## flow/design.v

```verilog
module rtcClkDivider (
	input sys_clk,
	input rst,
	output tick_500Hz,  
	output tick_5s      
);
reg [10:0]counter1;
reg [128:0] counter2;
parameter KEYCHANGE_PERIOD = 5 ;   
localparam [128:0] ctrl = KEYCHANGE_PERIOD*10;
always @(posedge sys_clk) begin
	if (rst) begin
		counter1 <= 0;
		counter2 <= 0;
	end
	else begin
		if (counter1==999) begin
			counter1 <=counter1+1;
		end
		else if (counter1==1999) begin
			counter1 <=0;
		end
		else begin
			counter1<=counter1+1;
		end
		if (counter2==(ctrl/2-1)) begin
			counter2 <=counter2+1;
		end
		else if (counter2==(ctrl-1)) begin
			counter2 <=0;
		end
		else begin
			counter2 <=counter2+1;
		end
	end
end
assign tick_500Hz = !rst && (counter1==999) ;
assign tick_5s = !rst && (counter2==(ctrl/2-1)) ;
endmodule
module timekeeper (
	input clk,     
	input rst,
	input en,
	output[15:0] cur_time	
);
reg [15:0] ct;
always @(posedge clk) begin
	if (rst) begin
		ct <= 0;
	end
	else if (en) begin
		if (ct==16'b1111111111111111) begin
			ct<=0;
		end
		else begin
			ct<=ct+1;
		end
	end
end
assign cur_time =ct ;
endmodule
module hasher (
	input clk,     
	input rst,
	input en,
	input [15:0] cur_time,
	input [15:0] student_id,
	output [15:0] cur_hash	
);
reg [31:0] prev_hash;
reg [15:0] curhash;
always @(*) begin
	prev_hash=cur_hash;
	prev_hash=(cur_time^student_id)-prev_hash;
	prev_hash=prev_hash*prev_hash;
	prev_hash=prev_hash>>8;
	prev_hash=prev_hash & 16'b1111111111111111;
end
always @(posedge clk) begin
	if (rst) begin
		curhash <= 0;
	end
	else if (en) begin
		curhash <= prev_hash[15:0];
	end
end
assign cur_hash = curhash ;
endmodule
module buttonFsm (
	input clk,
	input rst,
	input en,
	input button,    
	output stateful_button
);
reg sb;
reg [1:0] state;
always @(posedge clk) begin
	if (rst) begin
		state <= 0;
	end
	else if (en) begin
	case(state)
	0:
	begin
		if (button) begin
			state <=3;
		end
		else begin
			state <=0;	
		end	
	end
	1:
	begin
		if (button) begin
			state <=2;
		end
		else begin
			state <=1;	
		end	
	end
	2:
	begin
		if (button) begin
			state <=2;
		end
		else begin
			state <=0;	
		end	
	end
	3:
	begin
		if (button) begin
			state <=3;
		end
		else begin
			state <=1;	
		end	
	end
	default: begin
	end
	endcase
	end
end
always @(state or button) begin
	sb=0;
	case(state)
	0:
	begin
		if (button) begin
			sb=1;
		end
		else begin
			sb=0;	
		end	
	end
	1:
	begin
		if (button) begin
			sb=0;
		end
		else begin
			sb=1;	
		end	
	end
	2:
	begin
		if (button) begin
			sb=0;
		end
		else begin
			sb=0;
		end	
	end
	3:
	begin
		if (button) begin
			sb=1;
		end
		else begin
			sb=1;
		end	
	end
	default:
	 begin
	end
	endcase
end
assign stateful_button = sb ;
endmodule
module b16toBCD (
	input [15:0] to_display,
	input enable,
	output [3:0] D5,	
	output [3:0] D4,	
	output [3:0] D3,	
	output [3:0] D2,	
	output [3:0] D1	
);
	reg [15:0] temp;
	reg [3:0] t5;	
	reg [3:0] t4;
	reg [3:0] t3;
	reg [3:0] t2;
	reg [3:0] t1;
	always @(enable or to_display) begin
		temp = to_display ;
		if (enable==0) begin
			t5 = 4'b1111 ;
			t4 = 4'b1111 ;
			t3 = 4'b1111 ;
			t2 = 4'b1111 ;
			t1 = 4'b1111 ;
		end	
		else begin
			t1 = temp % 10 ;
			temp =temp/10 ;
			t2 = temp % 10 ;
			temp =temp/10 ;
			t3 = temp % 10 ;
			temp =temp/10 ;
			t4 = temp % 10 ;
			temp =temp/10 ;
			t5 = temp % 10 ;
		end
	end
	assign D5 =t5 ;
	assign D4 = t4 ;
	assign D3 = t3 ;
	assign D2 =  t2;
	assign D1 = t1 ;
endmodule
module top (
	input sysclk,     
	input rst,        
	input button_in,
	input [15:0] student_id,
	output[3:0] D5_out,	
	output[3:0] D4_out,	
	output[3:0] D3_out,	
	output[3:0] D2_out,	
	output[3:0] D1_out		
);
wire tick500;
wire tick5s;
wire [15:0] curtime;
wire [15:0] curhash;
wire disp;
rtcClkDivider clkd(
	.sys_clk(sysclk),    
	.rst(rst),
	.tick_500Hz(tick500), 
	.tick_5s(tick5s)
	);
timekeeper timekep(
	.clk(sysclk),    
	.rst(rst),
	.en(tick5s),
	.cur_time(curtime)	
	);
hasher hs(
	.clk(sysclk),  
	.rst(rst),
	.en(tick5s),
	.cur_time(curtime),
	.student_id(student_id),
	.cur_hash(curhash)	
	);
buttonFsm button(
	.clk(sysclk),
	.rst(rst),
	.en(tick500),
	.button(button_in),    
	.stateful_button(disp)
	);
b16toBCD display(
	.to_display(curhash),
	.enable(disp),
	.D5(D5_out),	
	.D4(D4_out),
	.D3(D3_out),
	.D2(D2_out),
	.D1(D1_out)
	);
endmodule
```

## flow/run.sh

```bash
#!/bin/bash
# the make line also repeats each setting of config.mk as NAME=value (left out here)
make -C /OpenROAD-flow-scripts/flow DESIGN_CONFIG=/design/flow/config.mk WORK_HOME=/design/flow/orfs CLKGATE_MAP_FILE= finish
```

## flow/config.mk

```make
export PLATFORM = sky130hd
export DESIGN_NAME = top
export DESIGN_NICKNAME = top
export VERILOG_FILES = /design/flow/design.v
export SDC_FILE = /design/flow/constraint.sdc
export NUM_CORES = 4
export LEC_CHECK = 0
export CAP_MARGIN = 20
export CORE_MARGIN = 2
export CORE_UTILIZATION = 71
export CTS_CLUSTER_SIZE = 36
export HOLD_SLACK_MARGIN = -0.08
export SETUP_SLACK_MARGIN = -0.02
export SLEW_MARGIN = 20
```

## flow/constraint.sdc

```tcl
create_clock -name core_clock -period 12.3 [get_ports {sysclk}]
set_input_delay 2.4600 -clock core_clock [delete_from_list [all_inputs] [get_ports {sysclk}]]
set_output_delay 2.4600 -clock core_clock [all_outputs]
set_load 0.01 [all_outputs]
```

==> qor.yml, run 1 <==
status: "complete, but fails checks"
so.violations: "negative setup slack"
rsz0062_at_grt: "yes"
worst_ep_arrival_time_ps: 10930
warning_count: 38
cp-end-kind: "primary output"
path_depth: 48
postSynthSeqShare_pct: 15.0
synth_area_leader_cell: "fa_1"
setup_viol: 16
synthArstFlopShare_pct: 0
grtUsageMet1_pct: 51.4
synthAoiAreaFrac_pct: 19.1
worstRegToRegCells: 41
dieWidth_um: 186
sw_frac_of_total_pct: 52.0
fp_util_pct: 72.1
switching_power_w: 0.00338
timing.rr.end: "hs.curhash[15]"
logic_family: "simple AND/OR/NAND/NOR gates"
fin_crit_sh_pct: 109
num_rows: 66
initialDrtViolationCount: 3977
dieArea_um2: 34600
synth_area_um2: 23500
r2r_start: "hs.curhash[1]"
cts.sinks: 176
met3_usage_pct: 9.72
die_y_um: 186
pwr-share-clk_pct: 8.5
hpwl_um: 57600
firstDrtPassIters: 12
slowest_stage: "xnor2_1"
yosysWarningCount: 5
cp-start-kind: "register"
startpoint: "hs.curhash[13]"
postSynthCellCount: 3015
pwr-share-seq_pct: 8.8
pwr.group.clock_w: 0.000548
fin_skew_ps: 17.5
numSynthFlops: 176
crit_path_max_incr_delay_ps: 670
pwr-share-comb_pct: 82.7
synth.top_cell.area_share_pct: 16.1
drtAntennaViolNets: 0
place_ws_ps: -341
grt_use_total_pct: 44.6
vias: 27295
simple_gate_share_pct: 25.0
ctsHoldBuffers: 0
holdCritStartpoint: "clkd.counter1[0]"
nNetsFinal: 3772
yosys_area_um2: 23500
setup_ws_ps: -1090
overflow: 0
yosys-top-cells-area: "fa_1 16%, dfxtp_1 15%, nor2_1 6.1%"
rrSetupSlack_ps: 1900
viasPerCell: 6.99
netlist_top_cells_count: "385 x nor2_1, 288 x inv_1, 256 x nand2_1, 189 x fa_1, 176 x dfxtp_1"
grt_pass1_wl_um: 124000
crit_path_frequent_cell: "buf_4"
p_int_w: 0.00311
synth_cell_types: 129
hold_violations: 0
critPathMaxFanout: 5
numPortBuffers: 38
min_path_cells: 1
grt-busiest-layer: "met2"
seq_cell_power_w: 0.000573
root_buffer: "clkbuf_16"
comb_power_w: 0.00537
powerDensity_nw_per_um2: 217
critical_path.endpoint: "D4_out[2]"
htreeDepth: 4
adder_share_pct: 22.6
hold_class: "reg -> reg"
leakage_nw: 13.3
critical_path_class: "reg -> out"
yosysCellCount: 3015
cts.path.max_buffers: 2
synth_area_per_cell_um2: 7.80
ios: 39
routed_wl_um: 89500
period_needed_ps: 13390
edf_count: 0
num_antenna_cells: 0
area_delta_synth_final_pct: 26.8
met2_usage_pct: 76.5
worst_pin_slew_ps: 1060
ir_drop_mv: 1.45
power_w: 0.00649
cts_tree: "yes"
avgRoutedWirePerCell_um: 22.9
critical_path_required_ps: 9840
ys.flop_type: "dfxtp_1"
hold_ws_ps: 455
clk_latency_ps: 450
ys_sh_mux_pct: 1.79
clk_pin_slew_ps: 70
max_freq_ghz: 0.0747
numCtsBuffers: 17
slew_headroom_pct: 28.3
drc: 0
slew_viol_final: 0
maxCapViolCount: 0
antenna_found_initial: 0
path_buffers: 13
grt_max_degree: 93
maxPowerGroup: "combinational cells"
yosysMostFrequentCell: "nor2_1"
xor_share_pct: 9.77
worstHoldEndpoint: "clkd.counter1[0]"
gp_congestion: 0.967
syn_nets: 3338
first_global_vias: 25752
cpLargestDelayFamily: "AND-OR/OR-AND gates"
core_area_um2: 32600
==> per-layer routing <==
metal	wire length (um)	up-vias
met1	29700	12565
li1	-	11359
met4	8630	0
met2	40700	2444
met3	10600	927
met5	0	-
==> cell type report <==
cell class,instances,area (um2)
Multi-Input combinational cell,2422,19900
Sequential cell,176,3520
Clock inverter,10,95.1
Inverter,305,1150
Timing Repair Buffer,527,4120
Tap cell,442,553
Clock buffer,22,484
Fill cell,1287,2790
==> metrics by stage <==
step	instances	util [%]	cell area, um2	setup TNS, ps
after global routing	3904	91.5	29800	-16720
after CTS	3846	87.2	28400	-83.6
final	3904	91.5	29800	-10380
after floorplan	3015	-	23700	-12.9
after global placement	3790	83.4	27200	0
after detailed placement	3790	83.4	27200	-2140
==> timing repair <==
action,4_1_cts,5_1_grt
setup buffers,24,60
pin swaps,46,122
setup endpoints to repair,14,19
cloned,0,1
gates resized,130,210
==> run 2, diff against run 1 <==
- ABC_AREA: not set -> 1
- CELL_PAD_IN_SITES_DETAIL_PLACEMENT: not set -> 1
- CORE_MARGIN: 2 -> 7
- CORE_UTILIZATION: 71 -> 40
- CTS_CLUSTER_DIAMETER: not set -> 358
- CTS_CLUSTER_SIZE: 36 -> not set
- HOLD_SLACK_MARGIN: -0.08 -> not set
- PLACE_DENSITY_LB_ADDON: not set -> 0.17
- SETUP_SLACK_MARGIN: -0.02 -> 5.0
- clock period: 12.3 -> 25.0 ns (I/O delays scaled with it)
==> run 2 against run 1 <==
Now clean on timing, DRC and antenna. Area after synthesis shrank 0.35%. Combinational power decreased by about 50%. Core utilization shrank 47 points. Clock skew shrank 5.4 ps. Register-to-register slack better by 12000 ps. Total power down 50%. Hold slack improved by 6.1 ps. Design area shrank 14%. First-iteration DRC count decreased by 73%. Non-clock buffer count fell by 444. Sequential power decreased by 51%. Largest cell class unchanged.
==> qor.yml, run 2 <==
status: "finished clean"
synth.top_cell.area_share_pct: 16.1  # +0.057 points
core_area_um2: 57800  # +77%
setup_ws_ps: 6170  # +7260 ps
maxPowerGroup: "combinational cells"
antenna_found_initial: 1  # +1
numPortBuffers: 38  # unchanged
rrSetupSlack_ps: 13630  # +11,730 ps
adder_share_pct: 22.3  # -0.28 points
p_int_w: 0.00153  # -51%
nNetsFinal: 3914  # +3.8%
synthArstFlopShare_pct: 0  # unchanged
hold_violations: 0  # unchanged
grt_pass1_wl_um: 116000  # -6.3%
slew_headroom_pct: 35.1  # +6.8 points
path_depth: 102  # +110%
htreeDepth: 4  # unchanged
setup_viol: 0  # -16
drc: 0  # unchanged
min_path_cells: 1  # unchanged
firstDrtPassIters: 5  # -7
edf_count: 0  # unchanged
yosys-top-cells-area: "fa_1 16%, dfxtp_1 15%, nand2_1 11%"
grt_use_total_pct: 21.0  # -24 points
pwr.group.clock_w: 0.000296  # -46%
timing.rr.end: "hs.curhash[15]"
synth_area_um2: 23400  # -0.35%
ctsHoldBuffers: 0  # unchanged
area_delta_synth_final_pct: 9.81
ys_sh_mux_pct: 0  # -1.8 points
powerDensity_nw_per_um2: 127  # -42%
ios: 39  # unchanged
placed_cells: 4304  # +14%
critical_path.endpoint: "D4_out[3]"
logic_family: "simple AND/OR/NAND/NOR gates"
slowest_stage: "dfxtp_2"
critical_path_class: "reg -> out"
drtAntennaViolNets: 0  # unchanged
leakage_nw: 12.6  # -5.7%
path_buffers: 15  # +2
worstRegToRegCells: 44  # +7.3%
cts.sinks: 176  # unchanged
root_buffer: "clkbuf_16"
numSynthFlops: 176  # unchanged
clk_latency_ps: 470  # +20 ps
grt_max_degree: 53  # -43%
overflow: 0  # unchanged
place_ws_ps: 4560  # +4900 ps
num_rows: 88  # +33%
synth_area_leader_cell: "fa_1"
max_freq_ghz: 0.0531
initialDrtViolationCount: 1088  # -73%
yosys_area_um2: 23400  # -0.35%
ys.flop_type: "dfxtp_1"
switching_power_w: 0.00173  # -49%
cp-end-kind: "primary output"
comb_power_w: 0.00268  # -50%
synthAoiAreaFrac_pct: 8.89  # -10 points
viasPerCell: 5.24  # -25%
dieArea_um2: 65600  # +90%
postSynthCellCount: 3544  # +18%
yosysCellCount: 3544  # +18%
postSynthSeqShare_pct: 15.0  # +0.053 points
fin_crit_sh_pct: 75.3  # -34 points
avgRoutedWirePerCell_um: 16.2  # -30%
pwr-share-clk_pct: 9.1  # +0.6 points
critPathMaxFanout: 13  # +8
rsz0062_at_grt: "yes"
cpLargestDelayFamily: "simple AND/OR/NAND/NOR gates"
power_w: 0.00326  # -50%
hpwl_um: 57300  # -0.45%
cts.path.max_buffers: 2  # unchanged
first_global_vias: 23562  # -8.5%
seq_cell_power_w: 0.000281  # -51%
cts_tree: "yes"
simple_gate_share_pct: 35.3  # +10 points
final_cells: 4369  # +12%
synth_area_per_cell_um2: 6.62  # -15%
holdCritStartpoint: "clkd.counter1[0]"
syn_nets: 3867  # +16%
slew_viol_final: 0  # unchanged
gp_congestion: 0.898  # -7.1%
postLayoutCoreUtil_pct: 44.5  # -47 points
setup_tns_ps: 0  # +10,380 ps
dieWidth_um: 256  # +38%
fp_util_pct: 40.6  # -32 points
worstHoldEndpoint: "clkd.counter1[0]"
pwr-share-seq_pct: 8.6  # -0.2 points
cp-start-kind: "register"
crit_path_frequent_cell: "nand2_1"
num_antenna_cells: 0  # unchanged
yosysWarningCount: 5  # unchanged
maxCapViolCount: 0  # unchanged
sw_frac_of_total_pct: 53.0  # +1.0 points
nFillCells: 7610  # +490%
warning_count: 34  # -11%
pwr-share-comb_pct: 82.3  # -0.4 points
clk_pin_slew_ps: 80  # about the same
yosysMostFrequentCell: "nand2_1"
routed_wl_um: 70600  # -21%
ir_drop_mv: 0.169  # -88%
worst_ep_arrival_time_ps: 13830  # +2900 ps
netlist_top_cells_count: "669 x nand2_1, 665 x inv_1, 424 x nor2_1, 215 x nand3_1, 189 x fa_1"
xor_share_pct: 5.34  # -4.4 points
period_needed_ps: 18830
crit_path_max_incr_delay_ps: 360  # -310 ps
fin_skew_ps: 12.1  # -5.43 ps
numCtsBuffers: 17  # unchanged
r2r_start: "hs.curhash[2]"
worst_pin_slew_ps: 965  # -97.0 ps
vias: 22893  # -16%
startpoint: "hs.curhash[14]"
critical_path_required_ps: 20000  # +10,160 ps
die_y_um: 256  # +38%
hold_class: "reg -> reg"
synth_cell_types: 61  # -53%
==> run 2: timing repair <==
action,4_1_cts,5_1_grt
gates cloned,0,3
pin swaps,2,13
buffers inserted,6,24
resized,12,54
endpoints found under the setup margin,7,7
==> run 2: metrics by stage <==
| stage | cell area (um2) | hold slack (ps) |
|---|---|---|
| detailed placement | 24600 | 461 |
| finish | 25700 | 461 |
| global route | 25700 | 489 |
| global placement | 24600 | 434 |
| floorplan | 23400 | 418 |
| CTS | 25300 | 471 |
==> run 2: final cells by class <==
type | instances | area, um2 | share of cell area, %
sequential | 176 | 3530 | 13.7
timing repair buffer | 83 | 748 | 2.91
inverter | 737 | 2790 | 10.8
clock inverter | 15 | 200 | 0.778
clock buffer | 17 | 425 | 1.65
multi-input combinational | 2576 | 17100 | 66.4
tap | 765 | 957 | 3.72
==> run 2: routing by layer <==
layer  global-route usage (%)  share of wire [%]  up-vias
met4                     4.92                1.7        0
li1                         -                  -    11358
met3                     3.12                4.1       78
met2                     34.7                 46      355
met5                        0                  0        -
met1                     28.9                 49    11102
==> run 3, diff against run 2 <==
- ABC_AREA: 1 -> not set
- CAP_MARGIN: 20 -> 40
- CELL_PAD_IN_SITES_DETAIL_PLACEMENT: 1 -> not set
- CELL_PAD_IN_SITES_GLOBAL_PLACEMENT: not set -> 1
- CORE_MARGIN: 7 -> 2
- CTS_CLUSTER_DIAMETER: 358 -> 395
- CTS_CLUSTER_SIZE: not set -> 100
- PLACE_DENSITY_LB_ADDON: 0.17 -> not set
==> run 3 against run 2 <==
Still clean on timing, DRC and antenna. Register-to-register slack gained 860 ps. Area after synthesis grew 0.35%. Hold slack lost 3.7 ps. Sequential share of layout area grew 0.15 points. Core utilization shrank 0.59 points. Total power shrank 11%. Via count shrank 6.6%. Non-clock buffer count is the same. Critical path depth shrank 48. Synthesized cell count shrank 15%. Highest routed layer is now met5.
==> qor.yml, run 3 <==
status: "finished clean"
rrSetupSlack_ps: 14490  # +860 ps
core_area_um2: 57900  # +0.19%
cts_tree: "yes"
numPortBuffers: 38  # unchanged
dieWidth_um: 247  # -3.7%
first_global_vias: 21374  # -9.3%
hold_class: "reg -> reg"
critical_path_required_ps: 20000  # about the same
holdCritStartpoint: "clkd.counter1[0]"
yosysMostFrequentCell: "nor2_1"
setup_tns_ps: 0  # unchanged
worst_ep_arrival_time_ps: 13830  # about the same
firstDrtPassIters: 5  # unchanged
numCtsBuffers: 17  # unchanged
fp_util_pct: 40.6  # +0.065 points
slowest_stage: "dfxtp_1"
switching_power_w: 0.00145  # -16%
warning_count: 35  # +2.9%
leakage_nw: 10.7  # -15%
slew_headroom_pct: 38.5  # +3.4 points
syn_nets: 3338  # -14%
logic_family: "simple AND/OR/NAND/NOR gates"
worstHoldEndpoint: "clkd.counter1[0]"
netlist_top_cells_count: "385 x nor2_1, 288 x inv_1, 256 x nand2_1, 189 x fa_1, 176 x dfxtp_1"
viasPerCell: 5.65  # +7.9%
drtAntennaViolNets: 0  # unchanged
dieArea_um2: 60800  # -7.3%
critical_path.endpoint: "D4_out[2]"
seq_cell_power_w: 0.000282  # about the same
r2r_start: "hs.curhash[1]"
min_path_cells: 1  # unchanged
postSynthSeqShare_pct: 15.0  # -0.053 points
slew_viol_final: 0  # unchanged
clk_pin_slew_ps: 80  # about the same
powerDensity_nw_per_um2: 113  # -10%
grt_max_degree: 60  # +13%
synth.top_cell.area_share_pct: 16.1  # -0.057 points
synth_area_leader_cell: "fa_1"
period_needed_ps: 18830  # +2.97 ps
nFillCells: 5928  # -22%
cts.sinks: 176  # unchanged
met2WireLength_um: 33100  # +2.9%
yosys-top-cells-area: "fa_1 16%, dfxtp_1 15%, nor2_1 6.1%"
num_rows: 88  # unchanged
num_antenna_cells: 0  # unchanged
rsz0062_at_grt: "no"
maxPowerGroup: "combinational cells"
ios: 39  # unchanged
cp-start-kind: "register"
fin_area_um2: 25500  # -1.1%
maxCapViolCount: 0  # unchanged
p_int_w: 0.00143  # -6.4%
comb_area_um2: 18400  # +7.8%
synth_area_per_cell_um2: 7.80  # +18%
power_w: 0.00289  # -11%
pwr-share-clk_pct: 10.1  # +1.0 points
drc: 0  # unchanged
hpwl_um: 54500  # -4.9%
setup_viol: 0  # unchanged
cts.path.max_buffers: 2  # unchanged
worst_pin_slew_ps: 923  # -42.2 ps
grt_use_total_pct: 23.0  # +1.9 points
clk_latency_ps: 450  # -20 ps
ys_sh_mux_pct: 1.79  # +1.8 points
crit_path_max_incr_delay_ps: 660  # +300 ps
yosysCellCount: 3015  # -15%
fin_skew_ps: 21.0  # +8.91 ps
synth_cell_types: 129  # +110%
numSynthFlops: 176  # unchanged
seq_area_um2: 3520  # about the same
initialDrtViolationCount: 1194  # +9.7%
pwr-share-seq_pct: 9.8  # +1.2 points
pwr.group.clock_w: 0.000290  # -2%
yosysWarningCount: 5  # unchanged
cpLargestDelayFamily: "AND-OR/OR-AND gates"
crit_path_frequent_cell: "inv_2"
synthArstFlopShare_pct: 0  # unchanged
nNetsFinal: 3328  # -15%
simple_gate_share_pct: 25.0  # -10 points
antenna_found_initial: 1  # unchanged
top_layer: "met5"
ir_drop_mv: 0.361  # +110%
placed_cell_area_um2: 24700  # +0.61%
comb_power_w: 0.00231  # -14%
synthAoiAreaFrac_pct: 19.1  # +10 points
cp-end-kind: "primary output"
postLayoutCoreUtil_pct: 44.0  # -0.59 points
edf_count: 0  # unchanged
startpoint: "hs.curhash[14]"
adder_share_pct: 22.6  # +0.28 points
wl_met3_um: 1820  # -37%
path_buffers: 11  # -4
area_delta_synth_final_pct: 8.20
postSynthCellCount: 3015  # -15%
wirelength_met1_um: 33000  # -4.1%
pwr-share-comb_pct: 80.2  # -2.1 points
root_buffer: "clkbuf_16"
ctsHoldBuffers: 0  # unchanged
overflow: 0  # unchanged
routed_wl_um: 68800  # -2.5%
fin_crit_sh_pct: 75.3  # about the same
timing.rr.end: "hs.curhash[15]"
htreeDepth: 4  # unchanged
die_y_um: 247  # -3.7%
gp_congestion: 0.884  # -1.5%
critPathMaxFanout: 17  # +4
synth_area_um2: 23500  # +0.35%
sw_frac_of_total_pct: 50.4  # -2.7 points
worstRegToRegCells: 41  # -6.8%
grt_pass1_wl_um: 114000  # -2.2%
avgRoutedWirePerCell_um: 18.2  # +13%
max_freq_ghz: 0.0531  # about the same
yosys_area_um2: 23500  # +0.35%
hold_violations: 0  # unchanged
ys.flop_type: "dfxtp_1"
critical_path_class: "reg -> out"
xor_share_pct: 9.77  # +4.4 points
vias: 21380  # -6.6%
path_depth: 54  # -47%
## run 3: cell type report
cell class | instances | share of cell area, %
tap | 765 | 3.76
clock inverter | 15 | 0.885
inverter | 305 | 4.50
clock buffer | 17 | 1.67
timing repair buffer | 83 | 2.90
multi-input combinational | 2422 | 72.4
sequential | 176 | 13.8
## run 3: stage by stage
stage / cells / worst slack (ps) / hold WS [ps]
floorplan: 3015 / 9270 / 418
global placement: 3734 / 6090 / 431
detailed placement: 3744 / 5810 / 447
CTS: 3776 / 5260 / 463
global route: 3783 / 5090 / 504
finish: 3783 / 6170 / 458
## run 3: layer usage
metal  track usage (%)  vias up
li1                  -    10485
met1              31.7    10484
met2              39.4      355
met3              1.62       54
met4              4.50        2
met5                 0        -
## run 3: what timing repair did
| item | in CTS | in global routing |
|---|---|---|
| setup buffers | 0 | 2 |
| resized | 0 | 8 |
| setup endpoints to repair | 0 | 9 |
==> run 4, diff against run 3 <==
- ABC_AREA: not set -> 1
- CAP_MARGIN: 40 -> 30
- CELL_PAD_IN_SITES_DETAIL_PLACEMENT: not set -> 0
- CELL_PAD_IN_SITES_GLOBAL_PLACEMENT: 1 -> 0
- CORE_ASPECT_RATIO: not set -> 0.95
- CORE_UTILIZATION: 40 -> 72
- CTS_CLUSTER_DIAMETER: 395 -> not set
- CTS_CLUSTER_SIZE: 100 -> 70
- HOLD_SLACK_MARGIN: not set -> -0.09
- PLACE_DENSITY_LB_ADDON: not set -> 0.21
- SETUP_SLACK_MARGIN: 5.0 -> not set
- SLEW_MARGIN: 20 -> 0
- TNS_END_PERCENT: not set -> 100
- clock period: 25.0 -> 15.5 ns (I/O delays scaled with it)
==> run 4 against run 3 <==
Now fails the layout checks on max-capacitance violations, max-slew violations, negative setup slack. Sequential share of layout area shrank 1.1 points. Register-to-register slack lost 11000 ps. Die area shrank 44%. Combinational power grew 89%. Global-route usage grew 16 points. Wire length grew 9.0%. Core utilization grew 42 points. Area after synthesis shrank 0.35%. First-iteration DRC count grew 150%. Critical path type unchanged.
==> qor.yml, run 4 <==
avgRoutedWirePerCell_um: 17.9  # -1.8%
ios: 39  # unchanged
fin_crit_sh_pct: 109  # +33 points
rrSetupSlack_ps: 3510  # -10,980 ps
power_w: 0.00529  # +83%
drc: 0  # unchanged
hold_violations: 0  # unchanged
grt_max_degree: 70  # +17%
grt_pass1_wl_um: 110000  # -3.7%
synth.top_cell.area_share_pct: 16.1  # +0.057 points
fin_skew_ps: 20.9  # -0.127 ps
dieWidth_um: 189  # -23%
cpLargestDelayFamily: "simple AND/OR/NAND/NOR gates"
critical_path_required_ps: 12400  # -7600 ps
worst_pin_slew_ps: 1580  # +655 ps
numCtsBuffers: 17  # unchanged
setup_viol: 10  # +10
so.violations: "max-capacitance violations, max-slew violations, negative setup slack"
viasPerCell: 6.18  # +9.3%
xor_share_pct: 5.34  # -4.4 points
hold_class: "reg -> reg"
rsz0062_at_grt: "yes"
adder_share_pct: 22.3  # -0.28 points
num_antenna_cells: 0  # unchanged
min_path_cells: 1  # unchanged
comb_power_w: 0.00436  # +89%
slew_headroom_pct: -6.17  # -45 points
p_int_w: 0.00242  # +69%
critPathMaxFanout: 8  # -9
ir_drop_mv: 1.30  # +260%
slowest_stage: "xnor2_1"
ys.flop_type: "dfxtp_1"
synth_area_um2: 23400  # -0.35%
initialDrtViolationCount: 2983  # +150%
pwr.group.clock_w: 0.000475  # +64%
clk_pin_slew_ps: 80  # about the same
htreeDepth: 4  # unchanged
setup_ws_ps: -1320  # -7490 ps
timing.rr.end: "hs.curhash[15]"
worstHoldEndpoint: "clkd.counter1[0]"
status: "complete, but fails checks"
worstRegToRegCells: 44  # +7.3%
synthArstFlopShare_pct: 0  # unchanged
core_area_um2: 32100  # -45%
worst_ep_arrival_time_ps: 13720  # -110 ps
antenna_found_initial: 0  # -1
warning_count: 34  # -2.9%
nNetsFinal: 4080  # +23%
path_buffers: 18  # +7
vias: 25930  # +21%
yosys-top-cells-area: "fa_1 16%, dfxtp_1 15%, nand2_1 11%"
period_needed_ps: 16820
leakage_nw: 13.7  # +28%
numSynthFlops: 176  # unchanged
ys_sh_mux_pct: 0  # -1.8 points
root_buffer: "clkbuf_16"
numPortBuffers: 38  # unchanged
postSynthCellCount: 3544  # +18%
gp_congestion: 0.978  # +11%
nFillCells: 1836  # -69%
startpoint: "hs.curhash[13]"
cts.sinks: 176  # unchanged
cts.path.max_buffers: 2  # unchanged
die_y_um: 180  # -27%
synthAoiAreaFrac_pct: 8.89  # -10 points
critical_path.endpoint: "D4_out[3]"
firstDrtPassIters: 8  # +3
synth_area_per_cell_um2: 6.62  # -15%
synth_cell_types: 61  # -53%
fp_util_pct: 73.0  # +32 points
hold_ws_ps: 468  # +9.82 ps
postSynthSeqShare_pct: 15.0  # +0.053 points
overflow: 0  # unchanged
syn_nets: 3867  # +16%
routed_wl_um: 75000  # +9.0%
yosysCellCount: 3544  # +18%
sw_frac_of_total_pct: 54.2  # +3.9 points
area_delta_synth_final_pct: 18.0
cp-end-kind: "primary output"
switching_power_w: 0.00287  # +97%
edf_count: 0  # unchanged
clk_latency_ps: 470  # +20 ps
maxPowerGroup: "combinational cells"
pwr-share-seq_pct: 8.6  # -1.2 points
netlist_top_cells_count: "669 x nand2_1, 665 x inv_1, 424 x nor2_1, 215 x nand3_1, 189 x fa_1"
seq_cell_power_w: 0.000454  # +61%
yosys_area_um2: 23400  # -0.35%
r2r_start: "hs.curhash[2]"
dieArea_um2: 34000  # -44%
drtAntennaViolNets: 0  # unchanged
first_global_vias: 23800  # +11%
cts_tree: "yes"
yosysMostFrequentCell: "nand2_1"
logic_family: "simple AND/OR/NAND/NOR gates"
holdCritStartpoint: "clkd.counter1[0]"
slew_viol_final: 2  # +2
powerDensity_nw_per_um2: 191  # +69%
grt_use_total_pct: 38.6  # +16 points
yosysWarningCount: 5  # unchanged
critical_path_class: "reg -> out"
crit_path_frequent_cell: "nand2_4"
hpwl_um: 49700  # -8.7%
cp-start-kind: "register"
pwr-share-clk_pct: 9.0  # -1.1 points
synth_area_leader_cell: "fa_1"
num_rows: 64  # -27%
crit_path_max_incr_delay_ps: 390  # -270 ps
pwr-share-comb_pct: 82.4  # +2.2 points
simple_gate_share_pct: 35.3  # +10 points
maxCapViolCount: 1  # +1
path_depth: 98  # +81%
max_freq_ghz: 0.0594
[run 4: metal layers]
| metal | up-vias | routed length, um | GRT usage [%] |
|---|---|---|---|
| met3 | 552 | 8100 | 6.85 |
| li1 | 11706 | - | - |
| met5 | - | 0 | 0 |
| met2 | 1812 | 34500 | 65.8 |
| met4 | 0 | 4950 | 16.0 |
| met1 | 11860 | 27400 | 48.2 |
[run 4: cell type report]
cell class	count	area [um2]	share of cell area, %
clock buffer	17	425	1.54
multi-input combinational	2582	18200	65.6
timing repair buffer	243	2020	7.29
clock inverter	15	213	0.769
inverter	737	2790	10.1
tap	429	537	1.94
sequential	176	3530	12.7
[run 4: per-stage QoR]
| stage | instances | setup WS (ps) | TNS, ps | utilization [%] | cell area, um2 |
|---|---|---|---|---|---|
| floorplan | 3544 | 1610 | 0 | - | 23400 |
| global placement | 4046 | -2.65 | -2.65 | 77.0 | 24700 |
| detailed placement | 4046 | -686 | -3280 | 77.0 | 24700 |
| CTS | 4140 | 1.56 | 0 | 81.7 | 26200 |
| global route | 4199 | -2110 | -16700 | 86.2 | 27700 |
| finish | 4199 | -1320 | -8720 | 86.2 | 27700 |
[run 4: timing repair]
item | in CTS | in global routing
endpoints found under the setup margin | 7 | 11
pin swaps | 70 | 112
gates resized | 110 | 251
hold buffers | 0 | 0
setup buffers | 54 | 57
gates cloned | 8 | 2
==> run 5, diff against run 4 <==
- CAP_MARGIN: 30 -> 20
- CELL_PAD_IN_SITES_DETAIL_PLACEMENT: 0 -> not set
- CELL_PAD_IN_SITES_GLOBAL_PLACEMENT: 0 -> not set
- CORE_ASPECT_RATIO: 0.95 -> not set
- CTS_CLUSTER_DIAMETER: not set -> 382
- CTS_CLUSTER_SIZE: 70 -> 100
- HOLD_SLACK_MARGIN: -0.09 -> not set
- PLACE_DENSITY: not set -> 0.35
- PLACE_DENSITY_LB_ADDON: 0.21 -> not set
- SLEW_MARGIN: 0 -> 20
- TNS_END_PERCENT: 100 -> 10
- clock period: 15.5 -> 15.8 ns (I/O delays scaled with it)
==> run 5 against run 4 <==
The layout fails its checks (negative setup slack). Critical path depth unchanged. Total power increased by 1.0%. Die area about the same. Non-clock buffer count decreased by 50. Sequential power decreased by 2%. Setup slack improved by 580 ps. Largest power group unchanged.
==> qor.yml, run 5 <==
fin_area_um2: 27000  # -2.5%
gp_congestion: 0.939  # -4.0%
maxCapViolCount: 0  # -1
maxPowerGroup: "combinational cells"
core_area_um2: 32300  # +0.55%
ios: 39  # unchanged
holdCritStartpoint: "clkd.counter2[106]"
placed_cells: 4026  # -0.49%
pwr-share-clk_pct: 8.5  # -0.5 points
xor_share_pct: 5.34  # unchanged
fin_crit_sh_pct: 105  # -3.8 points
cts.path.max_buffers: 2  # unchanged
synth_area_leader_cell: "fa_1"
yosys-top-cells-area: "fa_1 16%, dfxtp_1 15%, nand2_1 11%"
yosys_area_um2: 23400  # unchanged
crit_path_max_incr_delay_ps: 340  # -50 ps
period_needed_ps: 16550
htreeDepth: 4  # unchanged
cp-end-kind: "primary output"
path_depth: 98  # unchanged
cts.sinks: 176  # unchanged
clk_pin_slew_ps: 90  # about the same
cpLargestDelayFamily: "simple AND/OR/NAND/NOR gates"
placed_cell_area_um2: 24500  # -0.94%
numSynthFlops: 176  # unchanged
viasPerCell: 5.99  # -3.0%
cp-start-kind: "register"
worstRegToRegCells: 44  # unchanged
pwr-share-comb_pct: 83.1  # +0.7 points
powerDensity_nw_per_um2: 198  # +3.6%
simple_gate_share_pct: 35.3  # unchanged
r2r_start: "timekep.ct[0]"
setup_ws_ps: -747  # +576 ps
worstHoldEndpoint: "clkd.counter2[106]"
adder_share_pct: 22.3  # unchanged
slew_viol_final: 0  # -2
postSynthCellCount: 3544  # unchanged
overflow: 0  # unchanged
pwr.group.clock_w: 0.000456  # -4%
numCtsBuffers: 17  # unchanged
leakage_nw: 13.4  # -2.6%
hpwl_um: 49300  # -0.85%
syn_nets: 3867  # unchanged
worst_ep_arrival_time_ps: 13390  # -330 ps
drtAntennaViolNets: 0  # unchanged
dieWidth_um: 184  # -2.5%
warning_count: 38  # +12%
slowest_stage: "dfxtp_2"
hold_violations: 0  # unchanged
max_freq_ghz: 0.0604
nFillCells: 2037  # +11%
grt_pass1_wl_um: 107000  # -2.1%
ir_drop_mv: 0.952  # -27%
synth_cell_types: 61  # unchanged
initialDrtViolationCount: 2442  # -18%
sw_frac_of_total_pct: 54.9  # +0.69 points
critical_path.endpoint: "D4_out[2]"
seq_cell_power_w: 0.000445  # -2%
die_y_um: 184  # +2.5%
fin_skew_ps: 20.2  # -0.707 ps
drc: 0  # unchanged
yosysMostFrequentCell: "nand2_1"
p_int_w: 0.00241  # -0.48%
synth_area_um2: 23400  # unchanged
setup_tns_ps: -4580  # +4130 ps
crit_path_frequent_cell: "nand3_4"
avgRoutedWirePerCell_um: 16.9  # -5.4%
yosysWarningCount: 5  # unchanged
vias: 24923  # -3.9%
first_global_vias: 23530  # -1.1%
netlist_top_cells_count: "669 x nand2_1, 665 x inv_1, 424 x nor2_1, 215 x nand3_1, 189 x fa_1"
postSynthSeqShare_pct: 15.0  # unchanged
synth_area_per_cell_um2: 6.62  # unchanged
grt_use_total_pct: 38.4  # -0.20 points
worst_pin_slew_ps: 927  # -651 ps
rrSetupSlack_ps: 4380  # +870 ps
pwr-share-seq_pct: 8.3  # -0.3 points
setup_viol: 7  # -3
routed_wl_um: 70300  # -6.3%
synthArstFlopShare_pct: 0  # unchanged
numPortBuffers: 38  # unchanged
dieArea_um2: 34000  # about the same
yosysCellCount: 3544  # unchanged
nNetsFinal: 4028  # -1.3%
firstDrtPassIters: 8  # unchanged
edf_count: 0  # unchanged
startpoint: "hs.curhash[13]"
clk_latency_ps: 460  # about the same
critical_path_class: "reg -> out"
critical_path_required_ps: 12640  # +240 ps
status: "complete, but fails checks"
num_antenna_cells: 0  # unchanged
switching_power_w: 0.00293  # +2.3%
synthAoiAreaFrac_pct: 8.89  # unchanged
synth.top_cell.area_share_pct: 16.1  # unchanged
comb_power_w: 0.00444  # +2%
critPathMaxFanout: 9  # +1
postLayoutCoreUtil_pct: 83.6  # -2.6 points
cts_tree: "yes"
slew_headroom_pct: 38.2  # +44 points
min_path_cells: 1  # unchanged
so.violations: "negative setup slack"
area_delta_synth_final_pct: 15.1
num_rows: 66  # +3.1%
fp_util_pct: 72.6  # -0.40 points
timing.rr.end: "hs.curhash[15]"
hold_class: "reg -> reg"
ys_sh_mux_pct: 0  # unchanged
grt_max_degree: 55  # -21%
final_cells: 4160  # -0.93%
antenna_found_initial: 0  # unchanged
ys.flop_type: "dfxtp_1"
path_buffers: 17  # -1
rsz0062_at_grt: "yes"
root_buffer: "clkbuf_16"
logic_family: "simple AND/OR/NAND/NOR gates"
ctsHoldBuffers: 0  # unchanged
[run 5: per-layer routing]
| layer | vias up | global-route usage, % | share of wire, % |
|---|---|---|---|
| met5 | - | 0 | 0 |
| met4 | 0 | 16.9 | 5.6 |
| met3 | 380 | 6.48 | 8.7 |
| met2 | 1391 | 67.7 | 48 |
| met1 | 11543 | 45.9 | 37 |
| li1 | 11609 | - | - |
[run 5: per-stage QoR]
step / total power [W] / hold WS, ps / setup WS (ps)
floorplan: 0.00356 / 418 / 1850
detailed placement: 0.00466 / 449 / -772
finish: 0.00534 / 469 / -747
CTS: 0.00519 / 467 / -27.5
global route: 0.00588 / 484 / -1770
global placement: 0.00442 / 428 / -166
[run 5: layout make-up]
cell class	instances	area, um2	share of cell area (%)
clock buffer	19	453	1.68
clock inverter	13	166	0.616
inverter	737	2790	10.3
multi-input combinational	2580	17900	66.5
sequential	176	3530	13.1
tap	442	553	2.05
timing repair buffer	193	1570	5.80
[run 5: timing repair]
action | 4_1_cts | 5_1_grt
buffers inserted | 32 | 62
pin swaps | 36 | 131
setup endpoints to repair | 7 | 11
resized | 93 | 211
gates cloned | 6 | 2
==> run 6, diff against run 5 <==
- ABC_AREA: 1 -> not set
- CORE_UTILIZATION: 72 -> 66
- CTS_CLUSTER_DIAMETER: 382 -> 365
- CTS_CLUSTER_SIZE: 100 -> 58
- PLACE_DENSITY: 0.35 -> not set
- TNS_END_PERCENT: 10 -> not set
- clock period: 15.8 -> 14.4 ns (I/O delays scaled with it)
==> run 6 against run 5 <==
The run now finishes clean. Synthesized cell count shrank 15%. Flip-flop count is the same. Clock skew shrank 3.9 ps. Combinational power shrank 8.6%. Sequential share of layout area grew 0.43 points. Die area grew 9.3%. Global-route usage shrank 3.3 points. Count of clock-buffer cells in the layout is the same. Highest routed layer unchanged.
==> qor.yml, run 6 <==
status: "finished clean"
synth_area_per_cell_um2: 7.80  # +18%
final_cells: 3572  # -14%
syn_nets: 3338  # -14%
holdCritStartpoint: "clkd.counter1[0]"
firstDrtPassIters: 5  # -3
synth.top_cell.area_share_pct: 16.1  # -0.057 points
sw_frac_of_total_pct: 49.9  # -5.0 points
viasPerCell: 6.28  # +4.8%
cts_tree: "yes"
simple_gate_share_pct: 25.0  # -10 points
place_ws_ps: -322  # +451 ps
dieArea_um2: 37200  # +9.3%
postLayoutCoreUtil_pct: 73.9  # -9.7 points
yosys-top-cells-area: "fa_1 16%, dfxtp_1 15%, nor2_1 6.1%"
cpLargestDelayFamily: "simple AND/OR/NAND/NOR gates"
pwr-share-comb_pct: 80.9  # -2.2 points
critical_path.endpoint: "D4_out[3]"
gp_congestion: 0.923  # -1.7%
logic_family: "simple AND/OR/NAND/NOR gates"
slew_viol_final: 0  # unchanged
slew_headroom_pct: 37.6  # -0.58 points
path_depth: 46  # -53%
timing.rr.end: "hs.curhash[15]"
ys.flop_type: "dfxtp_1"
netlist_top_cells_count: "385 x nor2_1, 288 x inv_1, 256 x nand2_1, 189 x fa_1, 176 x dfxtp_1"
vias: 22438  # -10%
hold_violations: 0  # unchanged
hpwl_um: 50000  # +1.4%
worstRegToRegCells: 43  # -2.3%
cts.sinks: 176  # unchanged
comb_power_w: 0.00406  # -8.6%
leakage_nw: 11.2  # -16%
seq_cell_power_w: 0.000489  # +9.9%
r2r_start: "hs.curhash[1]"
grt_max_degree: 73  # +33%
die_y_um: 193  # +4.5%
root_buffer: "clkbuf_16"
placed_cells: 3511  # -13%
worst_pin_slew_ps: 933  # +6.66 ps
nFillCells: 2655  # +30%
antenna_found_initial: 1  # +1
dieWidth_um: 193  # +4.5%
critical_path_class: "reg -> out"
fin_crit_sh_pct: 96.7  # -8.1 points
min_path_cells: 1  # unchanged
path_buffers: 8  # -9
postSynthSeqShare_pct: 15.0  # -0.053 points
adder_share_pct: 22.6  # +0.28 points
fin_skew_ps: 16.2  # -3.92 ps
synth_area_leader_cell: "fa_1"
synth_cell_types: 129  # +110%
nNetsFinal: 3421  # -15%
hold_class: "reg -> reg"
powerDensity_nw_per_um2: 192  # -2.9%
maxPowerGroup: "combinational cells"
startpoint: "hs.curhash[13]"
postSynthCellCount: 3015  # -15%
cp-end-kind: "primary output"
setup_viol: 0  # -7
yosys_area_um2: 23500  # +0.35%
avgRoutedWirePerCell_um: 18.0  # +6.6%
critical_path_required_ps: 11520  # -1120 ps
warning_count: 35  # -7.9%
synthAoiAreaFrac_pct: 19.1  # +10 points
routed_wl_um: 64400  # -8.4%
edf_count: 0  # unchanged
p_int_w: 0.00251  # +4.4%
num_antenna_cells: 0  # unchanged
num_rows: 69  # +4.5%
xor_share_pct: 9.77  # +4.4 points
initialDrtViolationCount: 1807  # -26%
numSynthFlops: 176  # unchanged
drc: 0  # unchanged
hold_ws_ps: 456  # -12.8 ps
first_global_vias: 22031  # -6.4%
area_delta_synth_final_pct: 11.0
yosysWarningCount: 5  # unchanged
clk_latency_ps: 440  # -20 ps
pwr.group.clock_w: 0.000470  # +3%
grt_pass1_wl_um: 106000  # -1.0%
period_needed_ps: 13920
synth_area_um2: 23500  # +0.35%
yosysMostFrequentCell: "nor2_1"
ys_sh_mux_pct: 1.79  # +1.8 points
max_freq_ghz: 0.0718
fp_util_pct: 66.6  # -6.0 points
pwr-share-clk_pct: 9.4  # +0.9 points
slowest_stage: "or4_1"
htreeDepth: 4  # unchanged
core_area_um2: 35300  # +9.4%
synthArstFlopShare_pct: 0  # unchanged
switching_power_w: 0.00250  # -15%
ios: 39  # unchanged
pwr-share-seq_pct: 9.7  # +1.4 points
cts.path.max_buffers: 2  # unchanged
cp-start-kind: "register"
drtAntennaViolNets: 0  # unchanged
maxCapViolCount: 0  # unchanged
rrSetupSlack_ps: 4050  # -330 ps
worst_ep_arrival_time_ps: 11040  # -2350 ps
numPortBuffers: 38  # unchanged
worstHoldEndpoint: "clkd.counter1[0]"
yosysCellCount: 3015  # -15%
ir_drop_mv: 0.586  # -38%
crit_path_max_incr_delay_ps: 650  # +310 ps
overflow: 0  # unchanged
setup_ws_ps: 478  # +1230 ps
grt_use_total_pct: 35.0  # -3.3 points
numCtsBuffers: 17  # unchanged
critPathMaxFanout: 10  # +1
setup_tns_ps: 0  # +4580 ps
clk_pin_slew_ps: 80  # about the same
-- run 6: repair_timing --
item                                    CTS  global route
endpoints found under the setup margin    8            12
pin swaps                                10            20
setup buffers                            10            19
hold buffers                              0             0
gates resized                            34            60
-- run 6: area by class of cell --
class                           count  area (um2)  share of cell area (%)
Clock inverter                     13         145                   0.556
Multi-Input combinational cell   2422       18800                    72.1
Sequential cell                   176        3520                    13.5
Clock buffer                       19         453                    1.73
Timing Repair Buffer              176        1420                    5.45
Tap cell                          461         577                    2.21
Inverter                          305        1160                    4.43
-- run 6: stage by stage --
step / power [W] / instance area, um2
floorplan: 0.00349 / 23500
global placement: 0.00428 / 24900
detailed placement: 0.00454 / 24900
CTS: 0.00504 / 25700
global route: 0.00558 / 26100
finish: 0.00502 / 26100
-- run 6: routing by layer --
| layer | track usage (%) | share of wire, % | up-vias |
|---|---|---|---|
| li1 | - | - | 10657 |
| met4 | 13.3 | 3.6 | 0 |
| met2 | 60.9 | 49 | 834 |
| met1 | 44.7 | 42 | 10773 |
| met3 | 3.93 | 5.6 | 174 |
| met5 | 0 | 0 | - |
==> run 7, diff against run 6 <==
- CAP_MARGIN: 20 -> 5
- CORE_UTILIZATION: 66 -> 68
- CTS_CLUSTER_DIAMETER: 365 -> 42
- CTS_CLUSTER_SIZE: 58 -> not set
- MAX_ROUTING_LAYER: not set -> met4
- clock period: 14.4 -> 17.2 ns (I/O delays scaled with it)
==> run 7 against run 6 <==
Die area decreased by 2.9%. Setup slack improved by 380 ps. Critical path depth is 4 higher. Largest power group unchanged.
==> qor.yml, run 7 <==
numCtsBuffers: 17  # unchanged
placed_cell_area_um2: 24300  # -2.3%
dieWidth_um: 190  # -1.4%
synthAoiAreaFrac_pct: 19.1  # unchanged
status: "finished clean"
critical_path_required_ps: 13760  # +2240 ps
fp_util_pct: 68.6  # +2.0 points
first_global_vias: 22411  # +1.7%
vias: 22447  # +0.040%
powerDensity_nw_per_um2: 167  # -13%
critPathMaxFanout: 18  # +8
cts_tree: "yes"
root_buffer: "clkbuf_16"
xor_share_pct: 9.77  # unchanged
numSynthFlops: 176  # unchanged
leakage_nw: 10.7  # -4.6%
synth.top_cell.area_share_pct: 16.1  # unchanged
ios: 39  # unchanged
syn_nets: 3338  # unchanged
ys_sh_mux_pct: 1.79  # unchanged
postSynthSeqShare_pct: 15.0  # unchanged
antenna_found_initial: 3  # +2
cp-start-kind: "register"
grt_max_degree: 76  # +4.1%
area_delta_synth_final_pct: 6.73
sw_frac_of_total_pct: 50.2  # +0.30 points
max_freq_ghz: 0.0612
clk_latency_ps: 440  # about the same
die_y_um: 190  # -1.4%
fin_crit_sh_pct: 95.0  # -1.7 points
adder_share_pct: 22.6  # unchanged
period_needed_ps: 16340
synth_area_leader_cell: "fa_1"
slew_headroom_pct: 25.8  # -12 points
maxCapViolCount: 0  # unchanged
critical_path.endpoint: "D4_out[2]"
overflow: 0  # unchanged
netlist_top_cells_count: "385 x nor2_1, 288 x inv_1, 256 x nand2_1, 189 x fa_1, 176 x dfxtp_1"
avgRoutedWirePerCell_um: 18.7  # +3.8%
crit_path_frequent_cell: "ha_1"
seq_cell_power_w: 0.000409  # -16%
path_depth: 50  # +8.7%
maxPowerGroup: "combinational cells"
worst_ep_arrival_time_ps: 12900  # +1860 ps
fin_area_um2: 25100  # -3.8%
cpLargestDelayFamily: "simple AND/OR/NAND/NOR gates"
worstHoldEndpoint: "clkd.counter1[0]"
hold_ws_ps: 462  # +5.94 ps
simple_gate_share_pct: 25.0  # unchanged
ys.flop_type: "dfxtp_1"
ir_drop_mv: 0.813  # +39%
grt_use_total_pct: 37.2  # +2.2 points
yosysWarningCount: 5  # unchanged
holdCritStartpoint: "clkd.counter1[0]"
nNetsFinal: 3333  # -2.6%
cts.path.max_buffers: 2  # unchanged
hold_class: "reg -> reg"
grt_pass1_wl_um: 108000  # +1.3%
yosys_area_um2: 23500  # unchanged
worstRegToRegCells: 41  # -4.7%
pwr-share-clk_pct: 8.9  # -0.5 points
synth_cell_types: 129  # unchanged
firstDrtPassIters: 6  # +1
pwr.group.clock_w: 0.000371  # -21%
worst_pin_slew_ps: 1110  # +172 ps
initialDrtViolationCount: 2163  # +20%
startpoint: "hs.curhash[13]"
drc: 0  # unchanged
critical_path_class: "reg -> out"
switching_power_w: 0.00210  # -16%
logic_family: "simple AND/OR/NAND/NOR gates"
yosysMostFrequentCell: "nor2_1"
hold_violations: 0  # unchanged
gp_congestion: 1.00  # +8.7%
slew_viol_final: 0  # unchanged
r2r_start: "hs.curhash[2]"
htreeDepth: 4  # unchanged
warning_count: 35  # unchanged
setup_viol: 0  # unchanged
hpwl_um: 50300  # +0.56%
timing.rr.end: "hs.curhash[15]"
postLayoutCoreUtil_pct: 73.2  # -0.70 points
fin_skew_ps: 16.9  # +0.623 ps
synthArstFlopShare_pct: 0  # unchanged
cts.sinks: 176  # unchanged
drtAntennaViolNets: 0  # unchanged
yosysCellCount: 3015  # unchanged
core_area_um2: 34300  # -2.9%
rrSetupSlack_ps: 6350  # +2300 ps
numPortBuffers: 38  # unchanged
num_rows: 68  # -1.4%
postSynthCellCount: 3015  # unchanged
nFillCells: 2592  # -2.4%
slowest_stage: "or4_1"
p_int_w: 0.00208  # -17%
cp-end-kind: "primary output"
clk_pin_slew_ps: 80  # about the same
path_buffers: 9  # +1
ctsHoldBuffers: 0  # unchanged
synth_area_per_cell_um2: 7.80  # unchanged
edf_count: 0  # unchanged
crit_path_max_incr_delay_ps: 610  # -40 ps
min_path_cells: 1  # unchanged
pwr-share-comb_pct: 81.3  # +0.4 points
yosys-top-cells-area: "fa_1 16%, dfxtp_1 15%, nor2_1 6.1%"
dieArea_um2: 36100  # -2.9%
pwr-share-seq_pct: 9.8  # about the same
routed_wl_um: 65100  # +1.1%
comb_power_w: 0.00340  # -16%
viasPerCell: 6.45  # +2.7%
synth_area_um2: 23500  # unchanged
## run 7: cell type report
cell class,count,area [um2],area share [%]
Multi-Input combinational cell,2422,18600,73.9
Tap cell,455,569,2.27
Antenna cell,3,7.51,0.0299
Inverter,305,1150,4.56
Clock buffer,19,433,1.72
Timing Repair Buffer,88,756,3.01
Sequential cell,176,3530,14.0
Clock inverter,12,115,0.458
## run 7: through the flow
step	total power (W)	TNS [ps]	worst slack, ps	std cells
after global placement	0.00357	0	700	3429
after detailed placement	0.00379	0	487	3429
final	0.00418	0	861	3480
after CTS	0.00419	0	67.2	3460
after global routing	0.00468	-33.6	-33.6	3480
after floorplan	0.00292	0	3030	3015
## run 7: metal layers
metal | up-vias | wire, um | global-route usage (%)
met5 | - | 0 | -
met4 | 0 | 2620 | 15.4
met3 | 243 | 4180 | 5.28
met2 | 960 | 31400 | 62.2
met1 | 10761 | 26900 | 45.2
li1 | 10483 | - | -
## run 7: timing repair
| action | 4_1_cts | 5_1_grt |
|---|---|---|
| pin swaps | 1 | 10 |
| endpoints found under the setup margin | 1 | 12 |
| buffers inserted | 0 | 17 |
| resized | 0 | 34 |
==> run 8, diff against run 7 <==
- CAP_MARGIN: 5 -> 20
- CORE_UTILIZATION: 68 -> 70
- CTS_CLUSTER_DIAMETER: 42 -> 28
- CTS_CLUSTER_SIZE: not set -> 87
- MAX_ROUTING_LAYER: met4 -> not set
- SETUP_SLACK_MARGIN: not set -> 3.9
- TNS_END_PERCENT: not set -> 40
- clock period: 17.2 -> 24.7 ns (I/O delays scaled with it)
==> run 8 against run 7 <==
First-iteration DRC count is 1.5% higher. Cell count is 1.0% lower. Critical endpoint unchanged. Sequential power is about 30% lower. Area after synthesis stayed put. Critical path depth is 3 higher. Clock skew is 5.2 ps lower. Die area is 2.8% lower. Count of clock-buffer cells in the layout stayed put. Design area is 1.1% lower. Register-to-register slack better by 7800 ps. Via count is 0.56% lower. Core utilization is 1.4 points higher.
==> qor.yml, run 8 <==
p_int_w: 0.00146  # -30%
ctsHoldBuffers: 0  # unchanged
rsz0062_at_grt: "no"
critical_path.endpoint: "D4_out[2]"
core_area_um2: 33300  # -2.9%
adder_share_pct: 22.6  # unchanged
numPortBuffers: 38  # unchanged
holdCritStartpoint: "clkd.counter1[0]"
hpwl_um: 48600  # -3.4%
drtAntennaViolNets: 0  # unchanged
numSynthFlops: 176  # unchanged
slew_headroom_pct: 24.8  # -0.98 points
cts_tree: "yes"
htreeDepth: 4  # unchanged
placed_cells: 3414  # -0.44%
seq_area_um2: 3520  # -0.11%
worst_ep_arrival_time_ps: 14640  # +1740 ps
firstDrtPassIters: 10  # +4
sw_frac_of_total_pct: 49.1  # -1.1 points
yosys-top-cells-area: "fa_1 16%, dfxtp_1 15%, nor2_1 6.1%"
num_rows: 67  # -1.5%
edf_count: 0  # unchanged
power_w: 0.00288  # -31%
worstRegToRegCells: 41  # unchanged
pwr.group.clock_w: 0.000280  # -25%
synthAoiAreaFrac_pct: 19.1  # unchanged
cpLargestDelayFamily: "simple AND/OR/NAND/NOR gates"
critPathMaxFanout: 18  # unchanged
synth_cell_types: 129  # unchanged
powerDensity_nw_per_um2: 116  # -30%
setup_tns_ps: 0  # unchanged
min_path_cells: 1  # unchanged
yosysWarningCount: 5  # unchanged
path_depth: 53  # +6.0%
overflow: 0  # unchanged
synth_area_per_cell_um2: 7.80  # unchanged
timing.rr.end: "hs.curhash[15]"
postSynthSeqShare_pct: 15.0  # unchanged
xor_share_pct: 9.77  # unchanged
pwr-share-seq_pct: 9.9  # about the same
nNetsFinal: 3309  # -0.72%
clk_latency_ps: 440  # about the same
maxPowerGroup: "combinational cells"
num_antenna_cells: 0  # -3
setup_viol: 0  # unchanged
maxCapViolCount: 0  # unchanged
cp-end-kind: "primary output"
ios: 39  # unchanged
yosysMostFrequentCell: "nor2_1"
grt_pass1_wl_um: 106000  # -1.8%
fin_crit_sh_pct: 79.3  # -16 points
ys_sh_mux_pct: 1.79  # unchanged
yosysCellCount: 3015  # unchanged
ir_drop_mv: 0.694  # -15%
routed_wl_um: 62900  # -3.3%
cts.path.max_buffers: 2  # unchanged
dieWidth_um: 187  # -1.4%
rrSetupSlack_ps: 14100  # +7750 ps
fin_area_um2: 24800  # -1.1%
grt_use_total_pct: 36.1  # -1.1 points
netlist_top_cells_count: "385 x nor2_1, 288 x inv_1, 256 x nand2_1, 189 x fa_1, 176 x dfxtp_1"
fin_skew_ps: 11.6  # -5.22 ps
postSynthCellCount: 3015  # unchanged
final_cells: 3445  # -1.0%
avgRoutedWirePerCell_um: 18.3  # -2.3%
crit_path_max_incr_delay_ps: 680  # +70 ps
worst_pin_slew_ps: 1120  # +14.5 ps
comb_power_w: 0.00231  # -32%
r2r_start: "hs.curhash[2]"
hold_class: "reg -> reg"
first_global_vias: 22186  # -1.0%
max_freq_ghz: 0.0511
grt_max_degree: 85  # +12%
initialDrtViolationCount: 2195  # +1.5%
status: "finished clean"
slowest_stage: "nor4_4"
syn_nets: 3338  # unchanged
area_delta_synth_final_pct: 5.51
critical_path_class: "reg -> out"
die_y_um: 187  # -1.4%
synth.top_cell.area_share_pct: 16.1  # unchanged
gp_congestion: 0.969  # -3.5%
pwr-share-comb_pct: 80.4  # -0.9 points
comb_area_um2: 18400  # -0.73%
root_buffer: "clkbuf_16"
warning_count: 35  # unchanged
nFillCells: 2609  # +0.66%
simple_gate_share_pct: 25.0  # unchanged
antenna_found_initial: 0  # -3
critical_path_required_ps: 19760  # +6000 ps
worstHoldEndpoint: "clkd.counter1[0]"
synth_area_um2: 23500  # unchanged
cp-start-kind: "register"
pwr-share-clk_pct: 9.7  # +0.8 points
hold_violations: 0  # unchanged
placed_cell_area_um2: 24200  # -0.28%
synthArstFlopShare_pct: 0  # unchanged
leakage_nw: 10.6  # -1.4%
viasPerCell: 6.48  # +0.45%
clk_pin_slew_ps: 70  # about the same
fp_util_pct: 70.7  # +2.1 points
cts.sinks: 176  # unchanged
slew_viol_final: 0  # unchanged
ys.flop_type: "dfxtp_1"
period_needed_ps: 19580
yosys_area_um2: 23500  # unchanged
dieArea_um2: 35100  # -2.8%
startpoint: "hs.curhash[13]"
numCtsBuffers: 17  # unchanged
drc: 0  # unchanged
vias: 22322  # -0.56%
crit_path_frequent_cell: "inv_2"
hold_ws_ps: 459  # -2.39 ps
logic_family: "simple AND/OR/NAND/NOR gates"
synth_area_leader_cell: "fa_1"
switching_power_w: 0.00141  # -33%
seq_cell_power_w: 0.000285  # -30%
path_buffers: 10  # +1
==> run 8: metrics by stage <==
stage	util, %	worst slack (ps)
floorplan	-	9030
global placement	72.7	6390
detailed placement	72.7	5850
CTS	74.5	5320
global route	74.6	3930
finish	74.6	5120
==> run 8: layout make-up <==
class	count	area share, %
clock buffers	19	1.82
multi-input cells	2422	74.2
repair buffers	64	2.32
flip-flops and latches	176	14.2
clock inverters	11	0.585
well taps	448	2.26
inverters	305	4.62
==> run 8: what timing repair did <==
action	in CTS	in global routing
endpoints found under the setup margin	0	1
setup buffers	0	0
resized	0	1
==> run 8: metal layers <==
layer  GRT usage [%]  wire length, um
met3            4.88             4100
met5               0                0
met2            61.7            30100
met1            45.8            26200
met4            15.7             2590
==> run 9, diff against run 8 <==
- ABC_AREA: not set -> 1
- CORE_UTILIZATION: 70 -> 40
- CTS_CLUSTER_DIAMETER: 28 -> 395
- CTS_CLUSTER_SIZE: 87 -> 16
- SETUP_SLACK_MARGIN: 3.9 -> -0.28
- TNS_END_PERCENT: 40 -> not set
- clock period: 24.7 -> 25.0 ns (I/O delays scaled with it)
==> run 9 against run 8 <==
Still clean. Sequential power down 1%. Design area rose by 1.2%. Total power up 12%. Count of clock-buffer cells in the layout is the same. Via count decreased by 3.5%. Flip-flop count unchanged. Hold slack got worse by 9.3 ps. Area after synthesis shrank 0.35%. Die area is 73% higher. Global-route usage shrank 16 points. Core utilization down 31 points. Critical path depth increased by 44. Critical path type unchanged. Critical endpoint is now D4_out[3].
==> qor.yml, run 9 <==
status: "finished clean"
initialDrtViolationCount: 1209  # -45%
critical_path_required_ps: 20000  # +240 ps
slowest_stage: "clkdlybuf4s50_1"
avgRoutedWirePerCell_um: 13.6  # -26%
final_cells: 4332  # +26%
xor_share_pct: 5.34  # -4.4 points
sw_frac_of_total_pct: 53.3  # +4.2 points
ys.flop_type: "dfxtp_1"
cts-resized-gates: 0  # unchanged
yosysMostFrequentCell: "nand2_1"
dieArea_um2: 60600  # +73%
yosys-top-cells-area: "fa_1 16%, dfxtp_1 15%, nand2_1 11%"
min_path_cells: 1  # unchanged
numSynthFlops: 176  # unchanged
synth_cell_types: 61  # -53%
netlist_top_cells_count: "669 x nand2_1, 665 x inv_1, 424 x nor2_1, 215 x nand3_1, 189 x fa_1"
area_delta_synth_final_pct: 7.11
holdCritStartpoint: "clkd.counter2[106]"
dieWidth_um: 246  # +31%
drtAntennaViolNets: 0  # unchanged
die_y_um: 246  # +31%
cp-end-kind: "primary output"
switching_power_w: 0.00171  # +21%
cts.path.max_buffers: 2  # unchanged
slew_headroom_pct: 36.8  # +12 points
nFillCells: 6170  # +140%
antenna_found_initial: 0  # unchanged
synth_area_um2: 23400  # -0.35%
pwr-share-comb_pct: 82.9  # +2.5 points
overflow: 0  # unchanged
vias: 21538  # -3.5%
comb_area_um2: 16800  # -8.6%
clk_pin_slew_ps: 70  # about the same
worstHoldEndpoint: "clkd.counter2[106]"
num_antenna_cells: 0  # unchanged
fin_crit_sh_pct: 82.0  # +2.7 points
synth.top_cell.area_share_pct: 16.1  # +0.057 points
timing.rr.end: "hs.curhash[15]"
ys_sh_mux_pct: 0  # -1.8 points
setup_tns_ps: 0  # unchanged
path_depth: 97  # +83%
grt_max_degree: 70  # -18%
rrSetupSlack_ps: 13560  # -540 ps
critical_path_class: "reg -> out"
adder_share_pct: 22.3  # -0.28 points
viasPerCell: 4.97  # -23%
ios: 39  # unchanged
critical_path.endpoint: "D4_out[3]"
yosys_area_um2: 23400  # -0.35%
cp-start-kind: "register"
cts_tree: "yes"
ir_drop_mv: 0.255  # -63%
powerDensity_nw_per_um2: 128  # +10%
edf_count: 0  # unchanged
pwr-share-clk_pct: 8.3  # -1.4 points
drc: 0  # unchanged
numCtsBuffers: 17  # unchanged
syn_nets: 3867  # +16%
synthAoiAreaFrac_pct: 8.89  # -10 points
fin_skew_ps: 17.5  # +5.84 ps
worstRegToRegCells: 44  # +7.3%
crit_path_max_incr_delay_ps: 550  # -130 ps
simple_gate_share_pct: 35.3  # +10 points
clk_latency_ps: 450  # about the same
worst_ep_arrival_time_ps: 15500  # +860 ps
startpoint: "hs.curhash[13]"
grt_pass1_wl_um: 100000  # -5.4%
path_buffers: 10  # unchanged
num_rows: 88  # +31%
crit_path_frequent_cell: "nand2_1"
yosysWarningCount: 5  # unchanged
numPortBuffers: 38  # unchanged
htreeDepth: 4  # unchanged
hold_class: "reg -> reg"
critPathMaxFanout: 46  # +28
cpLargestDelayFamily: "simple AND/OR/NAND/NOR gates"
core_area_um2: 57800  # +74%
synth_area_per_cell_um2: 6.62  # -15%
maxCapViolCount: 0  # unchanged
r2r_start: "timekep.ct[0]"
pwr.group.clock_w: 0.000268  # -4%
postSynthCellCount: 3544  # +18%
worst_pin_slew_ps: 948  # -172 ps
synthArstFlopShare_pct: 0  # unchanged
postSynthSeqShare_pct: 15.0  # +0.053 points
synth_area_leader_cell: "fa_1"
rsz0062_at_grt: "no"
placed_cells: 4300  # +26%
pwr-share-seq_pct: 8.8  # -1.1 points
seq_area_um2: 3520  # unchanged
fp_util_pct: 40.6  # -30 points
cts.sinks: 176  # unchanged
root_buffer: "clkbuf_16"
logic_family: "simple AND/OR/NAND/NOR gates"
yosysCellCount: 3544  # +18%
hold_violations: 0  # unchanged
warning_count: 33  # -5.7%
max_freq_ghz: 0.0488
nNetsFinal: 3877  # +17%
setup_viol: 0  # unchanged
routed_wl_um: 58900  # -6.3%
seq_cell_power_w: 0.000281  # -1%
leakage_nw: 12.1  # +15%
grt_use_total_pct: 19.9  # -16 points
gp_congestion: 0.864  # -11%
p_int_w: 0.00150  # +2.4%
firstDrtPassIters: 5  # -5
slew_viol_final: 0  # unchanged
post_cts_buffers: 0  # unchanged
comb_power_w: 0.00266  # +15%
ctsHoldBuffers: 0  # unchanged
first_global_vias: 20693  # -6.7%
maxPowerGroup: "combinational cells"
period_needed_ps: 20500
hpwl_um: 47500  # -2.2%
## run 9: per-layer routing
layer  wire length (um)  GRT usage, %  up-vias
li1                   -             -    11277
met1              29600          28.1     9892
met2              26500          33.0      337
met3               2300          2.43       32
met4                481          2.67        0
met5                  0             0        -
## run 9: stage by stage
step                      hold WS [ps]  area, um2  util (%)  total power (W)  setup slack (ps)
after CTS                          456      25100      43.4          0.00329              4430
after global placement             434      24500      42.5          0.00297              5170
after detailed placement           441      24500      42.5          0.00301              4960
final                              450      25100      43.4          0.00321              4500
after global routing               475      25100      43.4          0.00367              2610
after floorplan                    418      23400         -          0.00225              9210
## run 9: layout make-up
type                       count  area share (%)
timing repair buffer          49            1.84
inverter                     737            11.0
multi-input combinational   2573            67.1
sequential                   176            14.0
clock buffer                  19            1.72
clock inverter                13           0.508
tap                          765            3.81
Power figures rest on the tool's default switching activity, not on a simulated workload.
